===== design/flow/design.v =====
module MIPS(
    clk,
    rst_n,
    in_valid,
    instruction,
    out_valid,
    instruction_fail,
    out_0,
    out_1,
    out_2,
    out_3,
    out_4,
    out_5
);
input clk;
input rst_n;
input in_valid;
input [31:0] instruction;
output logic out_valid, instruction_fail;
output logic [15:0] out_0, out_1, out_2, out_3, out_4, out_5;
logic in_valid_1, in_valid_2, in_valid_3;
logic [31:0] instruction_reg;
always_ff @(negedge rst_n, posedge clk) begin
    if (~rst_n) begin
        in_valid_1 <= 0;
    end
    else begin
        if (in_valid) begin
            instruction_reg <= instruction;
        end
        in_valid_1 <= in_valid;
    end
end
logic [1:0] opcode_comb, opcode_reg;
logic [2:0] func_comb, func_reg;
logic [15:0] value_rs_comb, value_rs_reg;
logic [15:0] value_rt_comb, value_rt_reg;
logic [4:0] dest_comb, dest_reg;
logic [4:0] dest_reg_1;
logic [15:0] immediate_comb;
logic [5:0] shamt_comb, shamt_reg;
logic [15:0] result_comb, result_reg;
logic [15:0] add_reg;
assign shamt_comb = instruction_reg[10:6];
assign immediate_comb = instruction_reg[15:0];
always_comb begin
    if (instruction_reg[31:26] == 6'd0) begin
        case (instruction_reg[5:0])
            6'b100100: func_comb = 1;
            6'b100101: func_comb = 2;
            6'b100111: func_comb = 3;
            6'b000000: func_comb = 4;
            6'b000010: func_comb = 5;
            default: func_comb = 0;
        endcase
    end
    else begin
        func_comb = 0;
    end
end
always_comb begin
    case (instruction_reg[31:26])
        6'b000000: opcode_comb = 0;
        default: opcode_comb = 1;
    endcase
end
always_comb begin
    if (dest_reg_1 == instruction_reg[25:21]) value_rs_comb = result_reg;
    else begin
        case (instruction_reg[25:21])
            5'b10001: value_rs_comb = out_0;
            5'b10010: value_rs_comb = out_1;
            5'b01000: value_rs_comb = out_2;
            5'b10111: value_rs_comb = out_3;
            5'b11111: value_rs_comb = out_4;
            5'b10000: value_rs_comb = out_5;
            default: value_rs_comb = 16'd0;
        endcase
    end
end
always_comb begin
    if (dest_reg_1 == instruction_reg[20:16]) value_rt_comb = result_reg;
    else begin
        case (instruction_reg[20:16])
            5'b10001: value_rt_comb = out_0;
            5'b10010: value_rt_comb = out_1;
            5'b01000: value_rt_comb = out_2;
            5'b10111: value_rt_comb = out_3;
            5'b11111: value_rt_comb = out_4;
            5'b10000: value_rt_comb = out_5;
            default: value_rt_comb = 16'd0;
        endcase
    end
end
always_comb begin
    case (instruction_reg[31:26])
        6'b000000: begin
            dest_comb = instruction_reg[15:11];
        end
        6'b001000: begin
            dest_comb = instruction_reg[20:16];
        end
        default: begin
            dest_comb = 0;
        end
    endcase
end
always_ff @ (posedge clk, negedge rst_n) begin
    if (~rst_n) begin
        in_valid_2 <= 0;
    end
    else begin
        if (in_valid_1) begin
            value_rs_reg <= value_rs_comb;
            value_rt_reg <= value_rt_comb;
            dest_reg <= dest_comb;
            add_reg <= (opcode_comb == 0) ? value_rt_comb : immediate_comb;
            func_reg <= func_comb;
            opcode_reg <= opcode_comb;
            shamt_reg <= shamt_comb;
        end
        in_valid_2 <= in_valid_1;
    end
end
always_comb begin
    case (func_reg)
        6'd0: result_comb = value_rs_reg + add_reg;
        6'd1: result_comb = value_rs_reg & value_rt_reg;
        6'd2: result_comb = value_rs_reg | value_rt_reg;
        6'd3: result_comb = ~(value_rs_reg | value_rt_reg);
        6'd4: result_comb = value_rt_reg << shamt_reg;
        6'd5: result_comb = value_rt_reg >> shamt_reg;
        default: result_comb = 16'd0;
    endcase
end
always_ff @ (negedge rst_n, posedge clk) begin
    if (~rst_n) begin
        in_valid_3 <= 0;
        result_reg <= 0;
    end
    else begin
        if (in_valid_2) begin
            result_reg <= result_comb;
            dest_reg_1 <= dest_reg;
        end
        in_valid_3 <= in_valid_2;
    end
end
always_ff @ (negedge rst_n, posedge clk) begin
    if (~rst_n) begin
        out_valid <= 0;
        instruction_fail <= 0;
        out_0 <= 0;
        out_1 <= 0;
        out_2 <= 0;
        out_3 <= 0;
        out_4 <= 0;
        out_5 <= 0;
    end
    else if (in_valid_3) begin
        out_valid <= 1;
        case (dest_reg_1)
            5'b10001: begin
                out_0 <= result_reg;
                instruction_fail <= 0;
            end
            5'b10010: begin
                out_1 <= result_reg;
                instruction_fail <= 0;
            end
            5'b01000: begin
                out_2 <= result_reg;
                instruction_fail <= 0;
            end
            5'b10111: begin
                out_3 <= result_reg;
                instruction_fail <= 0;
            end
            5'b11111: begin
                out_4 <= result_reg;
                instruction_fail <= 0;
            end
            5'b10000: begin
                out_5 <= result_reg;
                instruction_fail <= 0;
            end
            default: instruction_fail <= 1;
        endcase
    end
    else begin
        out_0 <= 0;
        out_1 <= 0;
        out_2 <= 0;
        out_3 <= 0;
        out_4 <= 0;
        out_5 <= 0;
        out_valid <= in_valid_3;
    end
end
endmodule

===== design/flow/run.sh =====
#!/bin/bash
# the make line also repeats each setting of config.mk as NAME=value (left out here)
make -C /OpenROAD-flow-scripts/flow DESIGN_CONFIG=/design/flow/config.mk WORK_HOME=/design/flow/orfs CLKGATE_MAP_FILE= finish

===== design/flow/config.mk =====
export PLATFORM = sky130hd
export DESIGN_NAME = MIPS
export DESIGN_NICKNAME = MIPS
export VERILOG_FILES = /design/flow/design.v
export SDC_FILE = /design/flow/constraint.sdc
export NUM_CORES = 4
export LEC_CHECK = 0
export ABC_AREA = 1
export CAP_MARGIN = 20
export CORE_MARGIN = 2
export CORE_UTILIZATION = 72
export CTS_CLUSTER_DIAMETER = 232
export CTS_CLUSTER_SIZE = 14
export PLACE_DENSITY_LB_ADDON = 0.29
export SETUP_SLACK_MARGIN = 0.33
export SLEW_MARGIN = 20

===== design/flow/constraint.sdc =====
create_clock -name core_clock -period 2.28 [get_ports {clk}]
set_input_delay 0.4560 -clock core_clock [delete_from_list [all_inputs] [get_ports {clk}]]
set_output_delay 0.4560 -clock core_clock [all_outputs]
set_load 0.01 [all_outputs]

==> results of run 1 <==
repair_timing:
action / CTS
pin swaps: 2
buffers inserted: 16
setup endpoints to repair: 61
hold endpoints to repair: 3
hold buffers: 1
gates resized: 19
cloned: 0
stage by stage:
| step | util [%] | std cells | setup WS (ps) |
|---|---|---|---|
| 4_1_cts | 86.7 | 2031 | 281 |
| 3_5_place_dp | 82.6 | 1982 | 153 |
| 3_3_place_gp | 82.6 | 1982 | 291 |
| 2_1_floorplan | - | 1645 | 558 |
routing by layer:
layer	GRT overflow	global-route usage [%]
met1	0	75.7
met2	11	91.5
met3	1	63.5
met4	14	72.6
met5	0	38.1
==> reports/results.tsv, run 1 <==
metric	value	unit
First Err	[ERROR GRT-0232] Routing congestion too high. Check the congestion heatmap in the GUI.	
global-route usage over all layers	76.1	%
DIE WIDTH	135	um
yosys simple share	28.7	%
Core Rows	48	
Synth Area in Adders	1.67	%
Mux area share	0	%
FP Util	72.7	%
Top non-seq family	simple AND/OR/NAND/NOR gates	
Post-synth area hogs	dfrtp_1 24%, edfxtp_1 23%, nand2_1 15%, o21ai_0 6.7%, inv_1 6.3%	
core area	17100	um^2
Mapped Area	12400	um^2
asr flop ratio synth	53.7	%
commonest cells in the netlist	502 x nand2_1, 209 x inv_1, 167 x o21ai_0	
H-tree Lvls	1	
grt total ovfl	26	
Netlist cell types	44	
Synthesis Warnings	1	
flip-flops with a built-in enable	95	
DIE AREA	18400	um^2
final RePlAce weighted congestion	1.06	
dpl cell area	14100	um^2
status	aborted with a tool error	
#FFs+latches synth	218	
failing step	global routing	
Synth Seq Share	47.4	%
dominant cell type by area after synthesis	dfrtp_1	
I/O pin total	133	
Commonest flop	dfrtp_1	
DPL Wire Length	31000	um
AO/OA Area Share	12.6	%
CTS Buf Count	19	
XOR/XNOR Fraction of Synth Area	0.633	%
CTS root buf	clkbuf_16	
count leader, synth	nand2_1	
clock buffer depth	3	
Die H	135	um
yosys stat cell total	1645	
Syn Inst Count	1645	
syn nets	1696	
I/O Buffers	132	
Top cell area share	23.5	%
CTS Sinks	218	
Yosys chip area	12400	um^2
Post-Syn Area per Cell	7.57	um^2
==> run 2: changes to the inputs <==
- CAP_MARGIN: 20 -> 15
- CTS_CLUSTER_DIAMETER: 232 -> 90
- CTS_CLUSTER_SIZE: 14 -> 91
- HOLD_SLACK_MARGIN: default -> 0.29
- PLACE_DENSITY: default -> 0.64
- PLACE_DENSITY_LB_ADDON: 0.29 -> default
- SETUP_SLACK_MARGIN: 0.33 -> -0.14
- SLEW_MARGIN: 20 -> 40
- clock period: 2.28 -> 1.9 ns (I/O delays scaled with it)
==> run 2 against run 1 <==
  * The flow again stops in global routing
  * Area after synthesis stayed put
  * Synthesized cell count stayed put
  * Die size stayed put
==> reports/results.tsv, run 2 <==
metric	value	unit	change
DIE AREA	18400	um^2	unchanged
failing step	global routing		unchanged
CTS Sinks	218		unchanged
yosys simple share	28.7	%	unchanged
grt total ovfl	68		
Synth Seq Share	47.4	%	unchanged
Syn Inst Count	1645		unchanged
FP Util	72.7	%	unchanged
global-route usage over all layers	77.8	%	
Die H	135	um	unchanged
count leader, synth	nand2_1		unchanged
Placed Instances	2019		was 1982
Mapped Area	12400	um^2	unchanged
yosys stat cell total	1645		unchanged
H-tree Lvls	1		unchanged
clock buffer depth	3		unchanged
Top non-seq family	simple AND/OR/NAND/NOR gates		unchanged
Synthesis Warnings	1		unchanged
flip-flops with a built-in enable	95		unchanged
CTS root buf	clkbuf_16		unchanged
XOR/XNOR Fraction of Synth Area	0.633	%	unchanged
core area	17100	um^2	unchanged
Top cell area share	23.5	%	unchanged
Mux area share	0	%	unchanged
Yosys chip area	12400	um^2	unchanged
Commonest flop	dfrtp_1		unchanged
asr flop ratio synth	53.7	%	unchanged
final RePlAce weighted congestion	1.03		was 1.06
dominant cell type by area after synthesis	dfrtp_1		unchanged
I/O pin total	133		unchanged
syn nets	1696		unchanged
Synth Area in Adders	1.67	%	unchanged
DIE WIDTH	135	um	unchanged
Netlist cell types	44		unchanged
I/O Buffers	132		unchanged
commonest cells in the netlist	502 x nand2_1, 209 x inv_1, 167 x o21ai_0		unchanged
status	aborted with a tool error		unchanged
Core Rows	48		unchanged
DPL Wire Length	33800	um	was 31000 um
#FFs+latches synth	218		unchanged
AO/OA Area Share	12.6	%	unchanged
First Err	[ERROR GRT-0232] Routing congestion too high. Check the congestion heatmap in the GUI.		unchanged
Post-Syn Area per Cell	7.57	um^2	unchanged
dpl cell area	14500	um^2	was 14100 um^2
Post-synth area hogs	dfrtp_1 24%, edfxtp_1 23%, nand2_1 15%, o21ai_0 6.7%, inv_1 6.3%		unchanged
pre-CTS setup slack	-77.8	ps	was 153 ps
CTS Buf Count	9		was 19
-- run 2: repair_timing --
item,in CTS
buffers inserted,1
resized,5
hold endpoints to repair,117
hold buffers,2
endpoints found under the setup margin,4
-- run 2: metal layers --
layer | GRT overflow | track usage (%)
met4 | 29 | 80.0
met2 | 39 | 94.1
met3 | 0 | 61.3
met1 | 0 | 78.7
met5 | 0 | 20.3
-- run 2: through the flow --
stage | setup TNS [ps] | total power [mW]
floorplan | 0 | 6.53
global placement | 0 | 7.52
CTS | -3150 | 10.2
detailed placement | -677 | 7.67
==> run 3: changes to the inputs <==
- CAP_MARGIN: 15 -> 0
- CORE_UTILIZATION: 72 -> 70
- CTS_CLUSTER_DIAMETER: 90 -> 362
- CTS_CLUSTER_SIZE: 91 -> 34
- PLACE_DENSITY: 0.64 -> default
- SETUP_SLACK_MARGIN: -0.14 -> 0.4
- SLEW_MARGIN: 40 -> 20
- clock period: 1.9 -> 2.39 ns (I/O delays scaled with it)
==> run 3 against run 2 <==
  * The flow again stops in global routing
  * Synthesized cell count unchanged
  * Area after synthesis unchanged
  * Die size up 2.8%
==> reports/results.tsv, run 3 <==
metric	value	unit	change
clock buffer depth	3		unchanged
Commonest flop	dfrtp_1		unchanged
Post-synth area hogs	dfrtp_1 24%, edfxtp_1 23%, nand2_1 15%, o21ai_0 6.7%, inv_1 6.3%		unchanged
Core Rows	48		unchanged
Synthesis Warnings	1		unchanged
H-tree Lvls	1		unchanged
I/O pin total	133		unchanged
core area	17400	um^2	was 17100 um^2
pre-CTS setup slack	260	ps	was -77.8 ps
DIE AREA	18900	um^2	was 18400 um^2
final RePlAce weighted congestion	1.05		was 1.03
commonest cells in the netlist	502 x nand2_1, 209 x inv_1, 167 x o21ai_0		unchanged
dpl cell area	14100	um^2	was 14500 um^2
Mapped Area	12400	um^2	unchanged
asr flop ratio synth	53.7	%	unchanged
Netlist cell types	44		unchanged
First Err	[ERROR GRT-0232] Routing congestion too high. Check the congestion heatmap in the GUI.		unchanged
DPL Wire Length	31500	um	was 33800 um
Post-Syn Area per Cell	7.57	um^2	unchanged
I/O Buffers	132		unchanged
global-route usage over all layers	84.4	%	
AO/OA Area Share	12.6	%	unchanged
status	aborted with a tool error		unchanged
yosys simple share	28.7	%	unchanged
Mux area share	0	%	unchanged
dominant cell type by area after synthesis	dfrtp_1		unchanged
Synth Area in Adders	1.67	%	unchanged
Yosys chip area	12400	um^2	unchanged
Syn Inst Count	1645		unchanged
Top non-seq family	simple AND/OR/NAND/NOR gates		unchanged
DIE WIDTH	137	um	was 135 um
CTS Buf Count	10		was 9
flip-flops with a built-in enable	95		unchanged
Synth Seq Share	47.4	%	unchanged
Die H	137	um	was 135 um
FP Util	71.7	%	was 72.7%
CTS root buf	clkbuf_16		unchanged
CTS Sinks	218		unchanged
grt total ovfl	201		
#FFs+latches synth	218		unchanged
yosys stat cell total	1645		unchanged
syn nets	1696		unchanged
count leader, synth	nand2_1		unchanged
Top cell area share	23.5	%	unchanged
failing step	global routing		unchanged
XOR/XNOR Fraction of Synth Area	0.633	%	unchanged
-- run 3: through the flow --
step	total power [mW]	instances
after floorplan	5.19	1645
after detailed placement	6.03	1974
after global placement	5.94	1974
after CTS	8.13	2019
-- run 3: repair_timing --
item                                   CTS
endpoints found under the hold margin  117
setup buffers                           28
setup endpoints to repair               64
resized                                 17
pin swaps                                1
hold buffers                             1
-- run 3: per-layer routing --
metal  overflow  GRT usage (%)
met1          2           82.8
met2         89           95.9
met3          9           74.9
met4        101           87.0
met5          0           45.6
==> run 4: changes to the inputs <==
- CAP_MARGIN: 0 -> 20
- CTS_CLUSTER_DIAMETER: 362 -> default
- clock period: 2.39 -> 2.46 ns (I/O delays scaled with it)
==> run 4 against run 3 <==
  * The run again fails in global routing
  * Synthesized cell count is the same
  * Die size unchanged
  * Area after synthesis is the same
==> reports/results.tsv, run 4 <==
metric	value	unit	change
status	aborted with a tool error		unchanged
failing step	global routing		unchanged
First Err	[ERROR GRT-0232] Routing congestion too high. Check the congestion heatmap in the GUI.		unchanged
Top non-seq family	simple AND/OR/NAND/NOR gates		unchanged
final RePlAce weighted congestion	1.07		was 1.05
dpl cell area	14000	um^2	was 14100 um^2
Synth Area in Adders	1.67	%	unchanged
global-route usage over all layers	81.4	%	
H-tree Lvls	1		unchanged
Mux area share	0	%	unchanged
Mapped Area	12400	um^2	unchanged
DPL Wire Length	31000	um	was 31500 um
asr flop ratio synth	53.7	%	unchanged
CTS root buf	clkbuf_16		unchanged
Die H	137	um	unchanged
Synth Seq Share	47.4	%	unchanged
Syn Inst Count	1645		unchanged
AO/OA Area Share	12.6	%	unchanged
clock buffer depth	3		unchanged
Synthesis Warnings	1		unchanged
grt total ovfl	156		
XOR/XNOR Fraction of Synth Area	0.633	%	unchanged
#FFs+latches synth	218		unchanged
pre-CTS setup slack	339	ps	was 260 ps
yosys simple share	28.7	%	unchanged
Commonest flop	dfrtp_1		unchanged
Netlist cell types	44		unchanged
Yosys chip area	12400	um^2	unchanged
CTS Buf Count	22		was 10
FP Util	71.7	%	unchanged
CTS Sinks	218		unchanged
syn nets	1696		unchanged
DIE AREA	18900	um^2	unchanged
I/O pin total	133		unchanged
yosys stat cell total	1645		unchanged
dominant cell type by area after synthesis	dfrtp_1		unchanged
flip-flops with a built-in enable	95		unchanged
I/O Buffers	132		unchanged
commonest cells in the netlist	502 x nand2_1, 209 x inv_1, 167 x o21ai_0		unchanged
DIE WIDTH	137	um	unchanged
Post-synth area hogs	dfrtp_1 24%, edfxtp_1 23%, nand2_1 15%, o21ai_0 6.7%, inv_1 6.3%		unchanged
Core Rows	48		unchanged
Top cell area share	23.5	%	unchanged
count leader, synth	nand2_1		unchanged
Post-Syn Area per Cell	7.57	um^2	unchanged
core area	17400	um^2	unchanged
[run 4: timing repair]
action                                  CTS
endpoints found under the setup margin   45
setup buffers                            12
pin swaps                                 1
resized                                  12
hold endpoints to repair                117
hold buffers                              1
[run 4: metal layers]
metal	GRT usage, %	overflow
met3	69.1	4
met1	81.8	2
met4	83.7	82
met5	31.7	0
met2	93.9	68
[run 4: per-stage QoR]
step / util [%] / hold WS (ps) / total power [mW] / instances
after floorplan: - / 196 / 5.04 / 1645
after global placement: 80.8 / 337 / 5.77 / 1969
after detailed placement: 80.8 / 336 / 5.84 / 1969
after CTS: 85.6 / 393 / 9.10 / 2022
==> run 5: changes to the inputs <==
- ABC_AREA: 1 -> default
- CORE_UTILIZATION: 70 -> 58
- CTS_CLUSTER_SIZE: 34 -> default
- HOLD_SLACK_MARGIN: 0.29 -> default
- SETUP_SLACK_MARGIN: 0.4 -> default
- clock period: 2.46 -> 2.88 ns (I/O delays scaled with it)
==> run 5 against run 4 <==
  * Now clean on timing, DRC and antenna
  * Synthesized cell count decreased by 23%
  * Die size increased by 25%
  * Area after synthesis increased by 4.3%
==> reports/results.tsv, run 5 <==
metric	value	unit	change
Commonest flop	dfrtp_1		unchanged
Worst R2R Start	value_rs_reg[0]$_DFFE_PP_		
#FFs+latches synth	218		unchanged
CP Capture Point	result_reg[10]$_DFFE_PN0P_		
final RePlAce weighted congestion	0.969		was 1.07
Top cell area share	22.5	%	was 23.5%
final critical-path share of the clock period	92.1	%	
count leader, synth	nand2_1		unchanged
commonest cells in the netlist	152 x nand2_1, 117 x dfrtp_1, 106 x nor2_1		was 502 x nand2_1, 209 x inv_1, 167 x o21ai_0
Fin Clk Skew	24.6	ps	
maxcap violations	0		
Hold Fails Final Rpt	0		
Via density	6.64		
ANT cells	0		
Yosys chip area	13000	um^2	was 12400 um^2
largest net degree at the start of global routing	119		
comb pwr	531	uW	
pwr dens	481	nW/um^2	
I/O Buffers	132		unchanged
worst endpoint data arrival time	3040	ps	
Initial DRC Count	1489		
internal power	5.51	mW	
Critical Path Slowest Stage Cell	edfxtp_1		
Clk. pwr	3.25	mW	
yosys simple share	15.9	%	was 28.7%
Clk network pwr share	44.4	%	
dominant cell type by area after synthesis	dfrtp_1		unchanged
pre-CTS setup slack	337	ps	was 339 ps
I/O pin total	133		unchanged
Core Util, Final	69.6	%	
CTS Hold Bufs	0		was 1
Synth Area in Adders	1.60	%	was 1.67%
CTS root buf	clkbuf_16		unchanged
Syn Inst Count	1270		was 1645
Post-synth area hogs	dfrtp_1 23%, edfxtp_1 22%, a22oi_1 6.1%, mux2i_1 5.6%, nand2_1 4.4%		was dfrtp_1 24%, edfxtp_1 23%, nand2_1 15%, o21ai_0 6.7%, inv_1 6.3%
Synth Seq Share	45.4	%	was 47.4%
fin nets	1402		
DIE AREA	23600	um^2	was 18900 um^2
Latency at later pin	540	ps	
XOR/XNOR Fraction of Synth Area	1.21	%	was 0.633%
vias in the first global route	10700		
P_seq	3.55	mW	
net switching power	1.82	mW	
Clock Pin Slew Worst Setup and Hold Paths	60	ps	
Die H	154	um	was 137 um
fillers	1689		
Mapped Area	13000	um^2	was 12400 um^2
Detail Route Antenna Nets	0		
DRT Wirelength	40600	um	
VDD IR max	0.000472	V	
asr flop ratio synth	53.7	%	unchanged
fmax	0.377	GHz	
status	finished clean		was aborted with a tool error
DRC	0		
crit path launch	value_rs_reg[0]$_DFFE_PP_		
Post-Syn Area per Cell	10.2	um^2	was 7.57 um^2
Netlist cell types	84		was 44
Reg power frac	48.4	%	
Worst Setup End Kind	flip-flop		
critical path launch point type	flip-flop		
CTS Buf Count	24		was 22
setup slack after layout	227	ps	
WHS	92.0	ps	
Post-CTS Setup Bufs	0		was 12
CP delay by family, top	AND-OR/OR-AND gates		
min Tclk post-route	2650	ps	
Mux area share	11.4	%	was 0%
AO/OA Area Share	19.4	%	was 12.6%
syn nets	1321		was 1696
slack of the worst reg-to-reg path	230	ps	
Slew Viols, Final	0		
Top non-seq family	AND-OR/OR-AND gates		was simple AND/OR/NAND/NOR gates
worst path bufs/invs	2		
RSZ-0062 raised after global routing	false		
core area	21900	um^2	was 17400 um^2
Hold WC Path Type	in2async		
Slowest Stage Delay on Critical Path	460	ps	
count of tool warnings	30		
worst slew pin tran	1130	ps	
area grow syn2layout	17.4	%	
DIE WIDTH	154	um	was 137 um
global-route usage over all layers	34.3	%	
length in cells of the worst reg-to-reg path	10		
yosys stat cell total	1270		was 1645
final setup TNS	0	ps	
PostCTS Resize Cnt	0		was 12
Pwr top	registers		
Switching Fraction	24.8	%	
first-pass GRT wire length	63500	um	
flip-flops with a built-in enable	95		unchanged
vias	11000		
slew margin rel.	24.8	%	
initial antenna violation count	0		
endpoints failing setup	0		
CTS Sinks	218		unchanged
FP Util	59.3	%	was 71.7%
reg2reg end	result_reg[10]$_DFFE_PN0P_		
Critical Path Stages	10		
Pleak	6.09	nW	
dpl cell area	14400	um^2	was 14000 um^2
CTS tree	done		
proportion of power drawn by combinational gates	7.2	%	
Finished Cell Area	15200	um^2	
drt wl/cell	24.6	um	
WS Path Type	reg2reg		
grt total ovfl	0		
Synthesis Warnings	1		unchanged
drt pass-1 iters	7		
crit path DRT	3260	ps	
Core Rows	54		was 48
maximum fanout along the worst path	4		
clock buffer depth	3		unchanged
H-tree Lvls	1		unchanged
crit-path cells	ha_1, inv_1, fa_1, nor2b_1, o211ai_1, a211oi_1, a2111oi_0, buf_4, mux2i_1, o2111ai_1		
DPL Wire Length	28600	um	was 31000 um
[run 5: area by class of cell]
cell class              instances  area (um^2)  area share, %
well taps                     280          350           2.30
clock inverters                18          214           1.40
inverters                      21         78.8          0.517
flip-flops and latches        218         5900           38.7
repair buffers                169         1630           10.7
multi-input cells             917         6440           42.3
clock buffers                  26          618           4.06
[run 5: layer usage]
metal  vias up  track usage, %  share of wire (%)
li1       4869               -                  -
met1      5390            51.2                 43
met2       602            50.4                 43
met3        93            6.00                9.4
met4         0            12.6                4.3
met5         -               0                  0
[run 5: stage by stage]
stage          power (mW)  instances
6_report             7.33       1649
3_3_place_gp         4.11       1605
2_1_floorplan        3.88       1270
3_5_place_dp         4.12       1605
5_1_grt              7.55       1649
4_1_cts              7.34       1649
==> run 6: changes to the inputs <==
- CORE_UTILIZATION: 58 -> 68
- clock period: 2.88 -> 2.47 ns (I/O delays scaled with it)
==> run 6 against run 5 <==
  * Still clean on timing, DRC and antenna
  * Setup slack got worse by 160 ps
  * Clock skew shrank 13 ps
  * Register-to-register slack lost 160 ps
  * Core utilization rose by 12 points
  * Power is 9.7% higher
  * Flip-flop count is the same
  * Hold slack better by 260 ps
  * Fmax rose by 11%
  * Clock power is essentially flat
  * First-iteration DRC count rose by 5.5%
  * Synthesized cell count is the same
  * Via count up 5.5%
==> reports/results.tsv, run 6 <==
metric	value	unit	change
worst path bufs/invs	1		was 2
ANT cells	0		unchanged
maxcap violations	0		unchanged
slack of the worst reg-to-reg path	70	ps	was 230 ps
Synthesis Warnings	1		unchanged
Post-Syn Area per Cell	10.2	um^2	unchanged
status	finished clean		unchanged
CTS root buf	clkbuf_16		unchanged
Fin Clk Skew	11.7	ps	was 24.6 ps
Switching Fraction	24.7	%	was 24.8%
Finished Cell Area	15300	um^2	was 15200 um^2
Worst R2R Start	value_rs_reg[0]$_DFFE_PP_		unchanged
drt pass-1 iters	6		was 7
Pwr top	registers		unchanged
flip-flops with a built-in enable	95		unchanged
area grow syn2layout	18.0	%	was 17.4%
maximum fanout along the worst path	3		was 4
CTS Buf Count	22		was 24
grt total ovfl	0		unchanged
Core Rows	50		was 54
I/O Buffers	132		unchanged
Top non-seq family	AND-OR/OR-AND gates		unchanged
comb pwr	658	uW	was 531 uW
Pleak	6.17	nW	was 6.09 nW
slew margin rel.	45.5	%	was 24.8%
Hold WC Path Type	in2async		unchanged
vias in the first global route	11300		was 10700
initial antenna violation count	1		was 0
net switching power	1.99	mW	was 1.82 mW
Top cell area share	22.5	%	unchanged
critical path launch point type	flip-flop		unchanged
I/O pin total	133		unchanged
AO/OA Area Share	19.4	%	unchanged
register area	5900	um^2	unchanged
DIE AREA	20200	um^2	was 23600 um^2
Clk network pwr share	40.4	%	was 44.4%
Detail Route Antenna Nets	0		unchanged
count leader, synth	nand2_1		unchanged
final critical-path share of the clock period	97.2	%	was 92.1%
Post-synth area hogs	dfrtp_1 23%, edfxtp_1 22%, a22oi_1 6.1%, mux2i_1 5.6%, nand2_1 4.4%		unchanged
Reg power frac	51.5	%	was 48.4%
H-tree Lvls	1		unchanged
DPL Wire Length	29000	um	was 28600 um
XOR/XNOR Fraction of Synth Area	1.21	%	unchanged
FP Util	69.4	%	was 59.3%
DRC	0		unchanged
final setup TNS	0	ps	unchanged
endpoints failing setup	0		unchanged
Hold Fails Final Rpt	0		unchanged
fin nets	1427		was 1402
Critical Path Stages	9		was 10
count of tool warnings	28		was 30
Netlist cell types	84		unchanged
proportion of power drawn by combinational gates	8.2	%	was 7.2%
fmax	0.417	GHz	was 0.377 GHz
Critical Path Slowest Stage Cell	or4_1		was edfxtp_1
worst endpoint data arrival time	2850	ps	was 3040 ps
DRT Wirelength	41800	um	was 40600 um
dominant cell type by area after synthesis	dfrtp_1		unchanged
Mapped Area	13000	um^2	unchanged
yosys stat cell total	1270		unchanged
Clock Pin Slew Worst Setup and Hold Paths	70	ps	was 60 ps
largest net degree at the start of global routing	96		was 119
Synth Area in Adders	1.60	%	unchanged
core area	18700	um^2	was 21900 um^2
syn nets	1321		unchanged
Syn Inst Count	1270		unchanged
internal power	6.06	mW	was 5.51 mW
routing usage on met2	64.6	%	was 50.4%
asr flop ratio synth	53.7	%	unchanged
dpl cell area	14500	um^2	was 14400 um^2
Worst Setup End Kind	flip-flop		unchanged
global-route usage over all layers	41.4	%	was 34.3%
area occupied by multi-input gates	6480	um^2	was 6440 um^2
worst slew pin tran	817	ps	was 1130 ps
CP delay by family, top	simple AND/OR/NAND/NOR gates		was AND-OR/OR-AND gates
pwr dens	525	nW/um^2	was 481 nW/um^2
P_seq	4.14	mW	was 3.55 mW
Slowest Stage Delay on Critical Path	490	ps	was 460 ps
crit path DRT	2920	ps	was 3260 ps
DIE WIDTH	142	um	was 154 um
yosys simple share	15.9	%	unchanged
Clk. pwr	3.25	mW	about the same
vias	11600		was 11000
clock buffer depth	3		unchanged
WS Path Type	reg2reg		unchanged
crit path launch	value_rs_reg[0]$_DFFE_PP_		unchanged
VDD IR max	0.000538	V	was 0.000472 V
Latency at later pin	510	ps	was 540 ps
met1 Use GR	56.2	%	was 51.2%
#FFs+latches synth	218		unchanged
Yosys chip area	13000	um^2	unchanged
Via density	7.11		was 6.64
first-pass GRT wire length	64000	um	was 63500 um
crit-path cells	ha_4, inv_1, fa_2, nor2b_2, o211ai_1, a211oi_2, nor4_1, or4_1, nand3_1		was ha_1, inv_1, fa_1, nor2b_1, o211ai_1, a211oi_1, a2111oi_0, buf_4, mux2i_1, o2111ai_1
min Tclk post-route	2400	ps	was 2650 ps
Mux area share	11.4	%	unchanged
GRT busiest layer	met2		was met1
Core Util, Final	81.9	%	was 69.6%
fillers	1083		was 1689
CTS Sinks	218		unchanged
reg2reg end	result_reg[14]$_DFFE_PN0P_		was result_reg[10]$_DFFE_PN0P_
Die H	142	um	was 154 um
CP Capture Point	result_reg[14]$_DFFE_PN0P_		was result_reg[10]$_DFFE_PN0P_
final RePlAce weighted congestion	0.969		about the same
CTS tree	done		unchanged
drt wl/cell	25.7	um	was 24.6 um
Commonest flop	dfrtp_1		unchanged
met3 GRT Util	8.92	%	was 6.00%
commonest cells in the netlist	152 x nand2_1, 117 x dfrtp_1, 106 x nor2_1		unchanged
Initial DRC Count	1571		was 1489
length in cells of the worst reg-to-reg path	9		was 10
Synth Seq Share	45.4	%	unchanged
Slew Viols, Final	0		unchanged
## run 6: routing by layer
layer  vias to the layer above  part of all wire [%]
met5                         -                 0.019
met4                         2                   4.6
met3                       155                    12
met2                       894                    46
met1                      5599                    37
li1                       4906                     -
## run 6: what timing repair did
| action | CTS | global route |
|---|---|---|
| endpoints found under the hold margin | 2 | 0 |
| buffers inserted | 0 | 5 |
| hold buffers | 1 | 0 |
| resized | 0 | 11 |
| setup endpoints to repair | 0 | 5 |
## run 6: stage by stage
stage	hold WS (ps)	std cells	power [mW]	setup WS [ps]
after CTS	342	1621	8.00	9.13
after detailed placement	320	1580	4.82	6.25
final	348	1626	8.05	69.4
after floorplan	198	1270	4.52	215
after global routing	356	1626	8.23	-21.5
after global placement	319	1580	4.80	82.4
## run 6: final cells by class
| type | count | area share, % |
|---|---|---|
| timing repair buffer | 196 | 12.2 |
| inverter | 21 | 0.514 |
| clock inverter | 9 | 0.269 |
| tap | 234 | 1.91 |
| sequential | 218 | 38.5 |
| clock buffer | 31 | 4.29 |
| multi-input combinational | 917 | 42.3 |
==> run 7: changes to the inputs <==
- ABC_AREA: default -> 1
- CAP_MARGIN: 20 -> 15
- CORE_UTILIZATION: 68 -> 72
- CTS_CLUSTER_SIZE: default -> 19
- PLACE_DENSITY: default -> 0.64
- SETUP_SLACK_MARGIN: default -> -0.14
- clock period: 2.47 -> 2.04 ns (I/O delays scaled with it)
==> run 7 against run 6 <==
  * The run now fails in global routing
  * Synthesized cell count up 30%
  * Die size decreased by 9.2%
  * Area after synthesis decreased by 4.2%
==> reports/results.tsv, run 7 <==
metric	value	unit	change
First Err	[ERROR GRT-0232] Routing congestion too high. Check the congestion heatmap in the GUI.		
Synthesis Warnings	1		unchanged
DIE WIDTH	135	um	was 142 um
FP Util	72.7	%	was 69.4%
final RePlAce weighted congestion	1.08		was 0.969
#FFs+latches synth	218		unchanged
commonest cells in the netlist	502 x nand2_1, 209 x inv_1, 167 x o21ai_0		was 152 x nand2_1, 117 x dfrtp_1, 106 x nor2_1
flip-flops with a built-in enable	95		unchanged
Post-synth area hogs	dfrtp_1 24%, edfxtp_1 23%, nand2_1 15%, o21ai_0 6.7%, inv_1 6.3%		was dfrtp_1 23%, edfxtp_1 22%, a22oi_1 6.1%, mux2i_1 5.6%, nand2_1 4.4%
yosys simple share	28.7	%	was 15.9%
Synth Seq Share	47.4	%	was 45.4%
Post-Syn Area per Cell	7.57	um^2	was 10.2 um^2
CTS Buf Count	22		unchanged
Commonest flop	dfrtp_1		unchanged
CTS root buf	clkbuf_16		unchanged
status	aborted with a tool error		was finished clean
CTS Sinks	218		unchanged
Syn Inst Count	1645		was 1270
H-tree Lvls	1		unchanged
DPL Wire Length	31800	um	was 29000 um
core area	17100	um^2	was 18700 um^2
dominant cell type by area after synthesis	dfrtp_1		unchanged
Top non-seq family	simple AND/OR/NAND/NOR gates		was AND-OR/OR-AND gates
clock buffer depth	3		unchanged
Core Rows	48		was 50
AO/OA Area Share	12.6	%	was 19.4%
I/O pin total	133		unchanged
Mux area share	0	%	was 11.4%
pre-CTS setup slack	-109	ps	was 6.25 ps
global-route usage over all layers	74.6	%	
Netlist cell types	44		was 84
I/O Buffers	132		unchanged
XOR/XNOR Fraction of Synth Area	0.633	%	was 1.21%
failing step	global routing		
count leader, synth	nand2_1		unchanged
Mapped Area	12400	um^2	was 13000 um^2
grt total ovfl	35		
Yosys chip area	12400	um^2	was 13000 um^2
Top cell area share	23.5	%	was 22.5%
Synth Area in Adders	1.67	%	was 1.60%
asr flop ratio synth	53.7	%	unchanged
syn nets	1696		was 1321
Die H	135	um	was 142 um
Placed Instances	2003		was 1580
yosys stat cell total	1645		was 1270
DIE AREA	18400	um^2	was 20200 um^2
Post-CTS Setup Bufs	0		unchanged
## run 7: layer usage
layer | overflow | GRT usage, %
met5 | 0 | 16.9
met4 | 15 | 75.3
met3 | 3 | 57.5
met2 | 17 | 92.0
met1 | 0 | 75.6
## run 7: what timing repair did
action                                 in CTS
resized                                     3
endpoints found under the hold margin      10
hold buffers                                1
setup endpoints to repair                  26
## run 7: metrics by stage
step / util [%] / setup TNS, ps / hold slack, ps / total power, mW / area [um^2]
after CTS: 87.9 / -2090 / 424 / 11.1 / 15000
after detailed placement: 83.8 / -834 / 418 / 7.09 / 14300
after global placement: 83.8 / -14.1 / 408 / 6.99 / 14300
after floorplan: - / 0 / 112 / 6.08 / 12400
==> run 8: changes to the inputs <==
- CTS_CLUSTER_DIAMETER: default -> 90
- CTS_CLUSTER_SIZE: 19 -> 91
- HOLD_SLACK_MARGIN: default -> 0.29
- PLACE_DENSITY: 0.64 -> 0.38
- SLEW_MARGIN: 20 -> 40
- clock period: 2.04 -> 1.85 ns (I/O delays scaled with it)
==> run 8 against run 7 <==
  * The run again fails in global routing
  * Area after synthesis unchanged
  * Synthesized cell count unchanged
  * Die size stayed put
==> reports/results.tsv, run 8 <==
metric	value	unit	change
H-tree Lvls	1		unchanged
DIE WIDTH	135	um	unchanged
syn nets	1696		unchanged
I/O pin total	133		unchanged
CTS root buf	clkbuf_16		unchanged
Syn Inst Count	1645		unchanged
failing step	global routing		unchanged
I/O Buffers	132		unchanged
Top cell area share	23.5	%	unchanged
status	aborted with a tool error		unchanged
Post-synth area hogs	dfrtp_1 24%, edfxtp_1 23%, nand2_1 15%, o21ai_0 6.7%, inv_1 6.3%		unchanged
Mux area share	0	%	unchanged
AO/OA Area Share	12.6	%	unchanged
Commonest flop	dfrtp_1		unchanged
flip-flops with a built-in enable	95		unchanged
Core Rows	48		unchanged
yosys simple share	28.7	%	unchanged
commonest cells in the netlist	502 x nand2_1, 209 x inv_1, 167 x o21ai_0		unchanged
CTS Sinks	218		unchanged
CTS Buf Count	9		was 22
yosys stat cell total	1645		unchanged
dominant cell type by area after synthesis	dfrtp_1		unchanged
asr flop ratio synth	53.7	%	unchanged
Die H	135	um	unchanged
Placed Instances	2025		was 2003
XOR/XNOR Fraction of Synth Area	0.633	%	unchanged
global-route usage over all layers	89.2	%	
Top non-seq family	simple AND/OR/NAND/NOR gates		unchanged
Post-Syn Area per Cell	7.57	um^2	unchanged
Mapped Area	12400	um^2	unchanged
#FFs+latches synth	218		unchanged
Netlist cell types	44		unchanged
core area	17100	um^2	unchanged
Synthesis Warnings	1		unchanged
DPL Wire Length	33800	um	was 31800 um
grt total ovfl	327		
First Err	[ERROR GRT-0232] Routing congestion too high. Check the congestion heatmap in the GUI.		unchanged
Yosys chip area	12400	um^2	unchanged
Synth Area in Adders	1.67	%	unchanged
DIE AREA	18400	um^2	unchanged
final RePlAce weighted congestion	1.05		was 1.08
clock buffer depth	3		unchanged
FP Util	72.7	%	unchanged
Synth Seq Share	47.4	%	unchanged
count leader, synth	nand2_1		unchanged
## run 8: per-layer routing
layer	overflow	GRT usage [%]
met3	22	77.4
met5	4	49.4
met2	140	101
met1	10	86.8
met4	151	97.6
## run 8: through the flow
step | worst slack [ps] | instance area (um^2) | total power [mW]
3_3_place_gp | -109 | 14700 | 7.75
4_1_cts | -133 | 15000 | 10.5
3_5_place_dp | -250 | 14700 | 7.90
2_1_floorplan | 130 | 12400 | 6.71
## run 8: timing repair
action,4_1_cts
pin swaps,1
endpoints found under the hold margin,117
setup buffers,5
hold buffers,1
endpoints found under the setup margin,21
gates resized,10
==> run 9: changes to the inputs <==
- CAP_MARGIN: 15 -> 20
- CELL_PAD_IN_SITES_DETAIL_PLACEMENT: default -> 0
- CORE_UTILIZATION: 72 -> 61
- CTS_CLUSTER_DIAMETER: 90 -> 363
- CTS_CLUSTER_SIZE: 91 -> 25
- GPL_TIMING_DRIVEN: default -> 0
- HOLD_SLACK_MARGIN: 0.29 -> -0.04
- MIN_ROUTING_LAYER: default -> met1
- PLACE_DENSITY: 0.38 -> 0.79
- SETUP_SLACK_MARGIN: -0.14 -> default
- SLEW_MARGIN: 40 -> 5
- clock period: 1.85 -> 1.73 ns (I/O delays scaled with it)
==> run 9 against run 8 <==
  * Die size is 17% higher
  * Area after synthesis stayed put
  * The run again fails in global routing
  * Synthesized cell count stayed put
==> reports/results.tsv, run 9 <==
metric	value	unit	change
Top cell area share	23.5	%	unchanged
clock buffer depth	3		unchanged
commonest cells in the netlist	502 x nand2_1, 209 x inv_1, 167 x o21ai_0		unchanged
syn nets	1696		unchanged
XOR/XNOR Fraction of Synth Area	0.633	%	unchanged
count leader, synth	nand2_1		unchanged
H-tree Lvls	1		unchanged
asr flop ratio synth	53.7	%	unchanged
AO/OA Area Share	12.6	%	unchanged
dpl cell area	14100	um^2	was 14700 um^2
yosys simple share	28.7	%	unchanged
grt total ovfl	11		
Die H	147	um	was 135 um
Placed Instances	2048		was 2025
I/O pin total	133		unchanged
yosys stat cell total	1645		unchanged
flip-flops with a built-in enable	95		unchanged
Synth Seq Share	47.4	%	unchanged
Netlist cell types	44		unchanged
Core Rows	52		was 48
Mapped Area	12400	um^2	unchanged
Top non-seq family	simple AND/OR/NAND/NOR gates		unchanged
status	aborted with a tool error		unchanged
FP Util	61.9	%	was 72.7%
Synth Area in Adders	1.67	%	unchanged
#FFs+latches synth	218		unchanged
core area	20100	um^2	was 17100 um^2
Yosys chip area	12400	um^2	unchanged
final RePlAce weighted congestion	1.04		was 1.05
failing step	global routing		unchanged
Post-Syn Area per Cell	7.57	um^2	unchanged
CTS Sinks	218		unchanged
DIE AREA	21600	um^2	was 18400 um^2
I/O Buffers	132		unchanged
Mux area share	0	%	unchanged
DPL Wire Length	34500	um	was 33800 um
First Err	[ERROR GRT-0232] Routing congestion too high. Check the congestion heatmap in the GUI.		unchanged
CTS Buf Count	12		was 9
Post-synth area hogs	dfrtp_1 24%, edfxtp_1 23%, nand2_1 15%, o21ai_0 6.7%, inv_1 6.3%		unchanged
DIE WIDTH	147	um	was 135 um
Commonest flop	dfrtp_1		unchanged
Synthesis Warnings	1		unchanged
dominant cell type by area after synthesis	dfrtp_1		unchanged
Syn Inst Count	1645		unchanged
CTS root buf	clkbuf_16		unchanged
global-route usage over all layers	71.6	%	
-- run 9: routing by layer --
layer  track usage, %  GRT overflow
met1             71.9             0
met2             89.8             4
met3             55.7             0
met4             68.4             7
met5             23.0             0
-- run 9: timing repair --
action,in CTS
endpoints found under the setup margin,352
gates resized,361
endpoints found under the hold margin,47
buffers inserted,91
cloned,3
pin swaps,42
-- run 9: metrics by stage --
step / TNS [ps] / setup WS (ps) / power (mW)
detailed placement: -124750 / -1120 / 8.36
CTS: -5970 / -237 / 11.6
floorplan: 0 / 10.3 / 7.17
global placement: -956150 / -4760 / 8.26
==> run 10: changes to the inputs <==
- ABC_AREA: 1 -> default
- CELL_PAD_IN_SITES_DETAIL_PLACEMENT: 0 -> default
- CORE_UTILIZATION: 61 -> 68
- CTS_CLUSTER_DIAMETER: 363 -> default
- CTS_CLUSTER_SIZE: 25 -> 15
- GPL_TIMING_DRIVEN: 0 -> default
- HOLD_SLACK_MARGIN: -0.04 -> default
- MIN_ROUTING_LAYER: met1 -> default
- PLACE_DENSITY: 0.79 -> default
- SLEW_MARGIN: 5 -> 20
- clock period: 1.73 -> 2.27 ns (I/O delays scaled with it)
==> run 10 against run 9 <==
  * The layout now fails its checks (negative setup slack)
  * Synthesized cell count is 23% lower
  * Area after synthesis is 4.3% higher
  * Die size is 6.2% lower
==> reports/results.tsv, run 10 <==
metric	value	unit	change
Latency at later pin	520	ps	
I/O Buffers	132		unchanged
CTS Buf Count	23		was 12
Netlist cell types	84		was 44
core area	18700	um^2	was 20100 um^2
area grow syn2layout	21.6	%	
flip-flops with a built-in enable	95		unchanged
critical path launch point type	flip-flop		
worst path bufs/invs	1		
proportion of power drawn by combinational gates	8.7	%	
Slowest Stage Delay on Critical Path	390	ps	
clock buffer depth	3		unchanged
Syn Inst Count	1270		was 1645
AO/OA Area Share	19.4	%	was 12.6%
Pleak	6.41	nW	
Die H	142	um	was 147 um
FP Util	69.4	%	was 61.9%
worst slew pin tran	774	ps	
drt wl/cell	26.2	um	
pre-CTS setup slack	-80.0	ps	was -1120 ps
Critical Path Slowest Stage Cell	edfxtp_1		
Initial DRC Count	2112		
fin nets	1472		
CTS tree	done		
DPL Wire Length	30300	um	was 34500 um
Synth Seq Share	45.4	%	was 47.4%
fmax	0.430	GHz	
Reg power frac	49.2	%	
pwr dens	578	nW/um^2	
commonest cells in the netlist	152 x nand2_1, 117 x dfrtp_1, 106 x nor2_1		was 502 x nand2_1, 209 x inv_1, 167 x o21ai_0
Top non-seq family	AND-OR/OR-AND gates		was simple AND/OR/NAND/NOR gates
Placed Instances	1619		was 2048
slew margin rel.	48.3	%	
ANT cells	0		
status	failed layout checks		was aborted with a tool error
Detail Route Antenna Nets	0		
#FFs+latches synth	218		unchanged
min Tclk post-route	2330	ps	
CP Capture Point	result_reg[6]$_DFFE_PN0P_		
count leader, synth	nand2_1		unchanged
DRC	0		
WS Path Type	reg2reg		
setup slack after layout	-56.8	ps	
global-route usage over all layers	43.3	%	
Switching Fraction	24.8	%	
vias in the first global route	11800		
yosys stat cell total	1270		was 1645
DIE AREA	20200	um^2	was 21600 um^2
total power	9.13	mW	
yosys simple share	15.9	%	was 28.7%
XOR/XNOR Fraction of Synth Area	1.21	%	was 0.633%
length in cells of the worst reg-to-reg path	9		
Slew Viols, Final	0		
Top cell area share	22.5	%	was 23.5%
Worst R2R Start	add_reg[0]$_DFFE_PP_		
net switching power	2.26	mW	
Clk. pwr	3.84	mW	
Pwr top	registers		
H-tree Lvls	1		unchanged
grt total ovfl	0		
dominant cell type by area after synthesis	dfrtp_1		unchanged
internal power	6.86	mW	
DRT Wirelength	43800	um	
Clk network pwr share	42.1	%	
crit-path cells	ha_2, inv_2, fa_2, nor2b_2, o211ai_1, a21boi_1, or3_1, a31o_2, o221a_1		
Via density	7.22		
syn nets	1321		was 1696
fillers	972		
Synth Area in Adders	1.60	%	was 1.67%
Clock Pin Slew Worst Setup and Hold Paths	70	ps	
maximum fanout along the worst path	3		
vias	12100		
initial antenna violation count	0		
CTS root buf	clkbuf_16		unchanged
final RePlAce weighted congestion	1.02		was 1.04
CP delay by family, top	AND-OR/OR-AND gates		
reg2reg end	result_reg[6]$_DFFE_PN0P_		
DIE WIDTH	142	um	was 147 um
RSZ-0062 raised after global routing	true		
largest net degree at the start of global routing	100		
Mux area share	11.4	%	was 0%
worst endpoint data arrival time	2730	ps	
Post-synth area hogs	dfrtp_1 23%, edfxtp_1 22%, a22oi_1 6.1%, mux2i_1 5.6%, nand2_1 4.4%		was dfrtp_1 24%, edfxtp_1 23%, nand2_1 15%, o21ai_0 6.7%, inv_1 6.3%
I/O pin total	133		unchanged
final critical-path share of the clock period	103	%	
asr flop ratio synth	53.7	%	unchanged
slack of the worst reg-to-reg path	-60	ps	
WHS	345	ps	
Cell Count, Final, Fillers Out	1671		
Fail Reasons	negative setup slack		
CTS Sinks	218		unchanged
comb pwr	792	uW	
P_seq	4.49	mW	
Yosys chip area	13000	um^2	was 12400 um^2
Worst Setup End Kind	flip-flop		
Synthesis Warnings	1		unchanged
endpoints failing setup	2		
Post-Syn Area per Cell	10.2	um^2	was 7.57 um^2
count of tool warnings	29		
VDD IR max	0.000564	V	
Critical Path Stages	9		
Fin Clk Skew	21.7	ps	
first-pass GRT wire length	67200	um	
maxcap violations	0		
Hold WC Path Type	in2async		
drt pass-1 iters	7		
Hold Fails Final Rpt	0		
Commonest flop	dfrtp_1		unchanged
crit path launch	add_reg[0]$_DFFE_PP_		
Mapped Area	13000	um^2	was 12400 um^2
Core Rows	50		was 52
crit path DRT	2670	ps	
run 10: repair_timing:
action                                 4_1_cts  5_1_grt
setup buffers                                1        9
pin swaps                                    5       10
cloned                                       0        1
endpoints found under the hold margin        8        0
setup endpoints to repair                    3       34
hold buffers                                 1        0
gates resized                                7       13
run 10: area by class of cell:
class / instances / area [um^2] / share of cell area, %
Tap cell: 234 / 293 / 1.85
Inverter: 21 / 78.8 / 0.499
Sequential cell: 218 / 5900 / 37.4
Timing Repair Buffer: 240 / 2220 / 14.1
Clock inverter: 13 / 156 / 0.991
Clock buffer: 28 / 604 / 3.83
Multi-Input combinational cell: 917 / 6530 / 41.3
run 10: per-stage QoR:
stage	area, um^2	TNS (ps)	util (%)
after floorplan	13000	0	-
after global placement	14800	-102	79.3
after detailed placement	14800	-180	79.3
after CTS	15600	0	83.6
after global routing	15800	-459	84.4
final	15800	-69.1	84.4
run 10: metal layers:
metal  wire length, um  global-route usage, %
met1             15400                   58.5
met2             19700                   67.1
met3              6030                   9.79
met4              2640                   20.6
met5                 0                      0
==> run 11: changes to the inputs <==
- ABC_AREA: default -> 1
- CAP_MARGIN: 20 -> 0
- CORE_ASPECT_RATIO: default -> 0.7
- CORE_UTILIZATION: 68 -> 72
- CTS_CLUSTER_DIAMETER: default -> 338
- CTS_CLUSTER_SIZE: 15 -> 14
- PLACE_DENSITY: default -> 0.36
- SETUP_SLACK_MARGIN: default -> 0.35
- TNS_END_PERCENT: default -> 10
- clock period: 2.27 -> 2.06 ns (I/O delays scaled with it)
==> run 11 against run 10 <==
  * The run now fails in global routing
  * Synthesized cell count up 30%
  * Area after synthesis is 4.2% lower
  * Die size shrank 9.1%
==> reports/results.tsv, run 11 <==
metric	value	unit	change
Die H	114	um	was 142 um
core area	17000	um^2	was 18700 um^2
Post-Syn Area per Cell	7.57	um^2	was 10.2 um^2
Synthesis Warnings	1		unchanged
#FFs+latches synth	218		unchanged
Commonest flop	dfrtp_1		unchanged
flip-flops with a built-in enable	95		unchanged
commonest cells in the netlist	502 x nand2_1, 209 x inv_1, 167 x o21ai_0		was 152 x nand2_1, 117 x dfrtp_1, 106 x nor2_1
syn nets	1696		was 1321
Yosys chip area	12400	um^2	was 13000 um^2
Synth Seq Share	47.4	%	was 45.4%
DIE WIDTH	161	um	was 142 um
count leader, synth	nand2_1		unchanged
Syn Inst Count	1645		was 1270
Post-synth area hogs	dfrtp_1 24%, edfxtp_1 23%, nand2_1 15%, o21ai_0 6.7%, inv_1 6.3%		was dfrtp_1 23%, edfxtp_1 22%, a22oi_1 6.1%, mux2i_1 5.6%, nand2_1 4.4%
asr flop ratio synth	53.7	%	unchanged
clock buffer depth	3		unchanged
final RePlAce weighted congestion	1.10		was 1.02
yosys simple share	28.7	%	was 15.9%
global-route usage over all layers	118	%	
grt total ovfl	2764		
First Err	[ERROR GRT-0232] Routing congestion too high. Check the congestion heatmap in the GUI.		
Top cell area share	23.5	%	was 22.5%
dominant cell type by area after synthesis	dfrtp_1		unchanged
FP Util	73.1	%	was 69.4%
AO/OA Area Share	12.6	%	was 19.4%
Placed Instances	1993		was 1619
DIE AREA	18400	um^2	was 20200 um^2
yosys stat cell total	1645		was 1270
H-tree Lvls	1		unchanged
XOR/XNOR Fraction of Synth Area	0.633	%	was 1.21%
CTS Sinks	218		unchanged
Top non-seq family	simple AND/OR/NAND/NOR gates		was AND-OR/OR-AND gates
I/O Buffers	132		unchanged
DPL Wire Length	31100	um	was 30300 um
Core Rows	40		was 50
Synth Area in Adders	1.67	%	was 1.60%
status	aborted with a tool error		was failed layout checks
failing step	global routing		
Netlist cell types	44		was 84
CTS root buf	clkbuf_16		unchanged
Mapped Area	12400	um^2	was 13000 um^2
CTS Buf Count	19		was 23
pre-CTS setup slack	-31.1	ps	was -80.0 ps
Mux area share	0	%	was 11.4%
I/O pin total	133		unchanged
==> run 11: layer usage <==
layer	overflow	track usage [%]
met5	47	94.1
met4	650	136
met3	175	97.1
met2	1706	148
met1	186	100
==> run 11: through the flow <==
stage	TNS [ps]	cell area (um^2)	power [mW]	hold slack, ps
floorplan	0	12400	6.02	116
global placement	0	14200	6.89	297
detailed placement	-233	14200	6.99	295
CTS	0	15000	10.3	371
==> run 11: timing repair <==
item / CTS
pin swaps: 10
hold buffers: 1
gates cloned: 2
gates resized: 41
hold endpoints to repair: 10
endpoints found under the setup margin: 243
setup buffers: 10
==> run 12: changes to the inputs <==
- CAP_MARGIN: 0 -> 20
- CORE_ASPECT_RATIO: 0.7 -> default
- CTS_CLUSTER_DIAMETER: 338 -> 224
- CTS_CLUSTER_SIZE: 14 -> 21
- PLACE_DENSITY: 0.36 -> default
- PLACE_DENSITY_LB_ADDON: default -> 0.29
- SETUP_SLACK_MARGIN: 0.35 -> 0.36
- TNS_END_PERCENT: 10 -> default
- clock period: 2.06 -> 2.47 ns (I/O delays scaled with it)
==> run 12 against run 11 <==
  * The run now finishes clean
  * Synthesized cell count is the same
  * Area after synthesis is the same
  * Die size is essentially flat
==> reports/results.tsv, run 12 <==
metric	value	unit	change
DIE WIDTH	135	um	was 161 um
Switching Fraction	30.1	%	
ANT cells	0		
CP delay by family, top	simple AND/OR/NAND/NOR gates		
Synth Seq Share	47.4	%	unchanged
DRT Wirelength	45500	um	
Critical Path Slowest Stage Cell	edfxtp_1		
P_seq	4.41	mW	
endpoints failing setup	0		
worst slew pin tran	818	ps	
I/O Buffers	132		unchanged
Worst Setup End Kind	flip-flop		
Critical Path Stages	6		
Netlist cell types	44		unchanged
asr flop ratio synth	53.7	%	unchanged
comb pwr	1.48	mW	
Synth Area in Adders	1.67	%	unchanged
Detail Route Antenna Nets	0		
final critical-path share of the clock period	90.9	%	
DPL Wire Length	31000	um	was 31100 um
crit-path cells	nor2_1, inv_1, nor4_1, nor2_1, buf_4, o21ai_0		
Yosys chip area	12400	um^2	unchanged
Placed Instances	1975		was 1993
Post-synth area hogs	dfrtp_1 24%, edfxtp_1 23%, nand2_1 15%, o21ai_0 6.7%, inv_1 6.3%		unchanged
internal power	5.82	mW	
AO/OA Area Share	12.6	%	unchanged
Via density	6.71		
initial antenna violation count	1		
count leader, synth	nand2_1		unchanged
fin nets	1826		
status	finished clean		was aborted with a tool error
final RePlAce weighted congestion	1.05		was 1.10
Slew Viols, Final	0		
Reg power frac	53.0	%	
#FFs+latches synth	218		unchanged
Clk network pwr share	29.2	%	
WS Path Type	reg2reg		
pwr dens	571	nW/um^2	
fmax	0.445	GHz	
Post-Syn Area per Cell	7.57	um^2	unchanged
Top cell area share	23.5	%	unchanged
Latency at later pin	500	ps	
global-route usage over all layers	48.7	%	
worst endpoint data arrival time	2590	ps	
maximum fanout along the worst path	32		
DRC	0		
Top non-seq family	simple AND/OR/NAND/NOR gates		unchanged
slew margin rel.	45.4	%	
FP Util	72.7	%	was 73.1%
yosys stat cell total	1645		unchanged
largest net degree at the start of global routing	112		
proportion of power drawn by combinational gates	17.8	%	
Mux area share	0	%	unchanged
Core Rows	48		was 40
CTS tree	done		
Pleak	6.62	nW	
syn nets	1696		unchanged
Worst R2R Start	dest_reg_1[0]$_DFFE_PP_		
first-pass GRT wire length	67800	um	
crit path DRT	2810	ps	
drt pass-1 iters	10		
net switching power	2.50	mW	
drt wl/cell	22.6	um	
CTS Sinks	218		unchanged
Initial DRC Count	2387		
Clock Pin Slew Worst Setup and Hold Paths	90	ps	
maxcap violations	0		
worst path bufs/invs	2		
critical path launch point type	flip-flop		
Die H	135	um	was 114 um
crit path launch	dest_reg_1[0]$_DFFE_PP_		
Commonest flop	dfrtp_1		unchanged
Fin Clk Skew	27.6	ps	
CTS Buf Count	14		was 19
XOR/XNOR Fraction of Synth Area	0.633	%	unchanged
Syn Inst Count	1645		unchanged
Hold Fails Final Rpt	0		
reg2reg end	out_2[0]$_DFFE_PN0P_		
Cell Count, Final, Fillers Out	2008		
DIE AREA	18400	um^2	about the same
slack of the worst reg-to-reg path	230	ps	
dominant cell type by area after synthesis	dfrtp_1		unchanged
count of tool warnings	30		
vias	13500		
CP Capture Point	out_2[0]$_DFFE_PN0P_		
min-delay src	in_valid_1$_DFF_PN0_		
min Tclk post-route	2240	ps	
worst hold path stage count	0		
flip-flops with a built-in enable	95		unchanged
length in cells of the worst reg-to-reg path	6		
grt total ovfl	0		
H-tree Lvls	1		unchanged
VDD IR max	0.000554	V	
Pwr top	registers		
area grow syn2layout	17.3	%	
RSZ-0062 raised after global routing	true		
core area	17100	um^2	was 17000 um^2
clock buffer depth	3		unchanged
final setup TNS	0	ps	
Slowest Stage Delay on Critical Path	510	ps	
Clk. pwr	2.43	mW	
Hold WC Path Type	reg2reg		
commonest cells in the netlist	502 x nand2_1, 209 x inv_1, 167 x o21ai_0		unchanged
I/O pin total	133		unchanged
Mapped Area	12400	um^2	unchanged
vias in the first global route	12900		
WHS Endpoint	in_valid_2$_DFF_PN0_		
Synthesis Warnings	1		unchanged
yosys simple share	28.7	%	unchanged
crit-path most repeated cell	nor2_1		
CTS root buf	clkbuf_16		unchanged
## run 12: area by class of cell
type                       count  area (um^2)
timing repair buffer         177         1700
sequential                   218         5900
fill                         974         2520
tap                          225          282
inverter                     218          832
clock inverter                 1         16.3
multi-input combinational   1146         5460
clock buffer                  23          405
## run 12: routing by layer
layer	track usage (%)	wire length [um]	vias up
li1	-	-	5667
met1	60.8	14600	5980
met2	74.4	19600	1416
met3	15.3	7360	402
met4	29.9	3840	2
met5	0	58	-
## run 12: repair_timing
action / 4_1_cts / 5_1_grt
setup buffers: 0 / 8
endpoints found under the setup margin: 2 / 46
resized: 1 / 13
pin swaps: 0 / 1
hold buffers: 1 / 0
hold endpoints to repair: 6 / 0
## run 12: metrics by stage
step | cell area [um^2] | utilization (%) | hold WS (ps) | power (mW) | setup slack, ps
detailed placement | 14000 | 82.0 | 329 | 5.81 | 368
global placement | 14000 | 82.0 | 330 | 5.75 | 521
finish | 14600 | 85.3 | 387 | 8.33 | 225
floorplan | 12400 | - | 198 | 5.02 | 710
global route | 14600 | 85.3 | 401 | 8.49 | 181
CTS | 14500 | 84.6 | 383 | 8.17 | 376
==> run 13: changes to the inputs <==
- ABC_AREA: 1 -> default
- CTS_CLUSTER_DIAMETER: 224 -> 216
- CTS_CLUSTER_SIZE: 21 -> 15
- PLACE_DENSITY_LB_ADDON: 0.29 -> default
- SETUP_SLACK_MARGIN: 0.36 -> default
- clock period: 2.47 -> 1.97 ns (I/O delays scaled with it)
==> run 13 against run 12 <==
  * The run now fails in global routing
  * Synthesized cell count down 23%
  * Area after synthesis up 4.3%
  * Die size grew 4.2%
==> reports/results.tsv, run 13 <==
metric	value	unit	change
First Err	[ERROR DPL-0038] Utilization greater than 100%, impossible to legalize		
CTS Buf Count	18		was 14
#FFs+latches synth	218		unchanged
Placed Instances	1676		was 1975
XOR/XNOR Fraction of Synth Area	1.21	%	was 0.633%
CTS root buf	clkbuf_16		unchanged
Die H	138	um	was 135 um
Post-Syn Area per Cell	10.2	um^2	was 7.57 um^2
Top cell area share	22.5	%	was 23.5%
Synth Seq Share	45.4	%	was 47.4%
yosys stat cell total	1270		was 1645
flip-flops with a built-in enable	95		unchanged
Mapped Area	13000	um^2	was 12400 um^2
Commonest flop	dfrtp_1		unchanged
H-tree Lvls	1		unchanged
dominant cell type by area after synthesis	dfrtp_1		unchanged
DPL Wire Length	31600	um	was 31000 um
Yosys chip area	13000	um^2	was 12400 um^2
commonest cells in the netlist	152 x nand2_1, 117 x dfrtp_1, 106 x nor2_1		was 502 x nand2_1, 209 x inv_1, 167 x o21ai_0
Syn Inst Count	1270		was 1645
CTS Sinks	218		unchanged
DIE WIDTH	138	um	was 135 um
Mux area share	11.4	%	was 0%
clock buffer depth	3		unchanged
status	aborted with a tool error		was finished clean
count leader, synth	nand2_1		unchanged
yosys simple share	15.9	%	was 28.7%
Synthesis Warnings	1		unchanged
I/O pin total	133		unchanged
AO/OA Area Share	19.4	%	was 12.6%
I/O Buffers	132		unchanged
Post-synth area hogs	dfrtp_1 23%, edfxtp_1 22%, a22oi_1 6.1%, mux2i_1 5.6%, nand2_1 4.4%		was dfrtp_1 24%, edfxtp_1 23%, nand2_1 15%, o21ai_0 6.7%, inv_1 6.3%
core area	17800	um^2	was 17100 um^2
DIE AREA	19100	um^2	was 18400 um^2
asr flop ratio synth	53.7	%	unchanged
Netlist cell types	84		was 44
Synth Area in Adders	1.60	%	was 1.67%
final RePlAce weighted congestion	1.05		about the same
Core Rows	49		was 48
FP Util	72.8	%	was 72.7%
syn nets	1321		was 1696
failing step	global routing		
Top non-seq family	AND-OR/OR-AND gates		was simple AND/OR/NAND/NOR gates
==> run 13: through the flow <==
step	utilization [%]	TNS (ps)	area (um^2)	setup WS (ps)	hold slack, ps
floorplan	-	-668	13000	-209	98.4
global placement	86.6	-8150	15500	-394	209
detailed placement	86.7	-14150	15500	-485	208
CTS	93.4	-4780	16700	-362	235
==> run 13: repair_timing <==
action	CTS
pin swaps	77
cloned	3
resized	116
buffers inserted	16
endpoints found under the hold margin	2
setup endpoints to repair	65
hold buffers	1
==> run 14: changes to the inputs <==
- CELL_PAD_IN_SITES_DETAIL_PLACEMENT: default -> 0
- CORE_UTILIZATION: 72 -> 45
- CTS_CLUSTER_DIAMETER: 216 -> default
- CTS_CLUSTER_SIZE: 15 -> default
- GPL_TIMING_DRIVEN: default -> 0
- MIN_ROUTING_LAYER: default -> met1
- PLACE_DENSITY: default -> 0.79
- SLEW_MARGIN: 20 -> 10
- clock period: 1.97 -> 4.76 ns (I/O delays scaled with it)
==> run 14 against run 13 <==
  * The run now finishes clean
  * Area after synthesis unchanged
  * Die size is 58% higher
  * Synthesized cell count did not move
==> reports/results.tsv, run 14 <==
metric	value	unit	change
status	finished clean		was aborted with a tool error
Pwr top	registers		
Critical Path Stages	9		
fmax	0.363	GHz	
CP delay by family, top	AND-OR/OR-AND gates		
area grow syn2layout	20.8	%	
Commonest flop	dfrtp_1		unchanged
min-delay src	in_valid_1$_DFF_PN0_		
Post-Syn Area per Cell	10.2	um^2	unchanged
worst endpoint data arrival time	3140	ps	
DIE AREA	30200	um^2	was 19100 um^2
Clock Pin Slew Worst Setup and Hold Paths	60	ps	
ANT cells	0		
slew margin rel.	43.7	%	
net switching power	1.11	mW	
worst path bufs/invs	1		
Cell Count, Final, Fillers Out	1833		
count of tool warnings	26		
I/O pin total	133		unchanged
commonest cells in the netlist	152 x nand2_1, 117 x dfrtp_1, 106 x nor2_1		unchanged
CTS Buf Count	24		was 18
Synthesis Warnings	1		unchanged
syn nets	1321		unchanged
Pleak	6.20	nW	
final RePlAce weighted congestion	0.954		was 1.05
fin nets	1482		
slack of the worst reg-to-reg path	2000	ps	
XOR/XNOR Fraction of Synth Area	1.21	%	unchanged
Worst Setup End Kind	flip-flop		
final critical-path share of the clock period	57.9	%	
Mux area share	11.4	%	unchanged
CTS Sinks	218		unchanged
Top non-seq family	AND-OR/OR-AND gates		unchanged
Switching Fraction	24.9	%	
grt total ovfl	0		
flip-flops with a built-in enable	95		unchanged
critical path launch point type	flip-flop		
Top cell area share	22.5	%	unchanged
yosys stat cell total	1270		unchanged
WHS Endpoint	in_valid_2$_DFF_PN0_		
Core Rows	62		was 49
vias	11400		
I/O Buffers	132		unchanged
DPL Wire Length	32500	um	was 31600 um
Clk. pwr	1.96	mW	
worst slew pin tran	837	ps	
WS Path Type	reg2reg		
Yosys chip area	13000	um^2	unchanged
reg2reg end	result_reg[10]$_DFFE_PN0P_		
#FFs+latches synth	218		unchanged
comb pwr	427	uW	
Fin Clk Skew	22.8	ps	
Post-CTS Setup Bufs	0		was 16
worst hold path stage count	0		
Die H	174	um	was 138 um
yosys simple share	15.9	%	unchanged
WHS	383	ps	
DRC	0		
endpoints failing setup	0		
PostCTS Resize Cnt	0		was 116
P_seq	2.07	mW	
FP Util	45.5	%	was 72.8%
length in cells of the worst reg-to-reg path	9		
Hold Fails Final Rpt	0		
DIE WIDTH	174	um	was 138 um
clock buffer depth	3		unchanged
min Tclk post-route	2760	ps	
pwr dens	284	nW/um^2	
Slew Viols, Final	0		
vias in the first global route	11200		
largest net degree at the start of global routing	63		
drt wl/cell	23.6	um	
VDD IR max	0.000284	V	
initial antenna violation count	0		
Initial DRC Count	1590		
crit-path cells	ha_1, inv_1, fa_1, nor2b_1, o211ai_1, a211oi_1, a2111oi_0, mux2i_1, o2111ai_1		
Critical Path Slowest Stage Cell	a2111oi_0		
Detail Route Antenna Nets	0		
Latency at later pin	530	ps	
Hold WC Path Type	reg2reg		
Placed Instances	1789		was 1676
CTS root buf	clkbuf_16		unchanged
Worst R2R Start	value_rs_reg[0]$_DFFE_PP_		
global-route usage over all layers	28.2	%	
total power	4.46	mW	
Mapped Area	13000	um^2	unchanged
Post-synth area hogs	dfrtp_1 23%, edfxtp_1 22%, a22oi_1 6.1%, mux2i_1 5.6%, nand2_1 4.4%		unchanged
dominant cell type by area after synthesis	dfrtp_1		unchanged
dpl cell area	14800	um^2	was 15500 um^2
Netlist cell types	84		unchanged
Synth Area in Adders	1.60	%	unchanged
maximum fanout along the worst path	4		
AO/OA Area Share	19.4	%	unchanged
asr flop ratio synth	53.7	%	unchanged
Syn Inst Count	1270		unchanged
drt pass-1 iters	7		
RSZ-0062 raised after global routing	false		
proportion of power drawn by combinational gates	9.6	%	
CTS tree	done		
Via density	6.21		
maxcap violations	0		
Reg power frac	46.5	%	
Slowest Stage Delay on Critical Path	570	ps	
core area	28500	um^2	was 17800 um^2
count leader, synth	nand2_1		unchanged
Finished Cell Area	15700	um^2	
CTS Hold Bufs	0		was 1
first-pass GRT wire length	66800	um	
Clk network pwr share	43.9	%	
H-tree Lvls	1		unchanged
crit path launch	value_rs_reg[0]$_DFFE_PP_		
DRT Wirelength	43200	um	
crit path DRT	5140	ps	
internal power	3.35	mW	
CP Capture Point	result_reg[10]$_DFFE_PN0P_		
Synth Seq Share	45.4	%	unchanged
## run 14: area by class of cell
| class | instances | area, um^2 |
|---|---|---|
| Fill cell | 2524 | 12900 |
| Buffer | 114 | 581 |
| Multi-Input combinational cell | 917 | 6430 |
| Clock inverter | 12 | 134 |
| Sequential cell | 218 | 5900 |
| Tap cell | 384 | 480 |
| Inverter | 21 | 78.8 |
| Clock buffer | 32 | 704 |
| Timing Repair Buffer | 135 | 1380 |
## run 14: routing by layer
metal	vias up	routed length [um]	GRT usage (%)
li1	5025	-	-
met2	702	20100	46.1
met4	0	1560	10.6
met1	5542	17900	38.4
met3	111	3620	3.66
met5	-	0	0
## run 14: per-stage QoR
stage | setup TNS, ps | setup WS (ps) | util [%]
after detailed placement | 0 | 1730 | 52.0
after floorplan | 0 | 2110 | -
final | 0 | 2000 | 54.9
after global routing | 0 | 1790 | 54.9
after CTS | 0 | 2030 | 54.9
after global placement | -609980 | -4370 | 51.8
Power figures rest on the tool's default switching activity, not on a simulated workload.
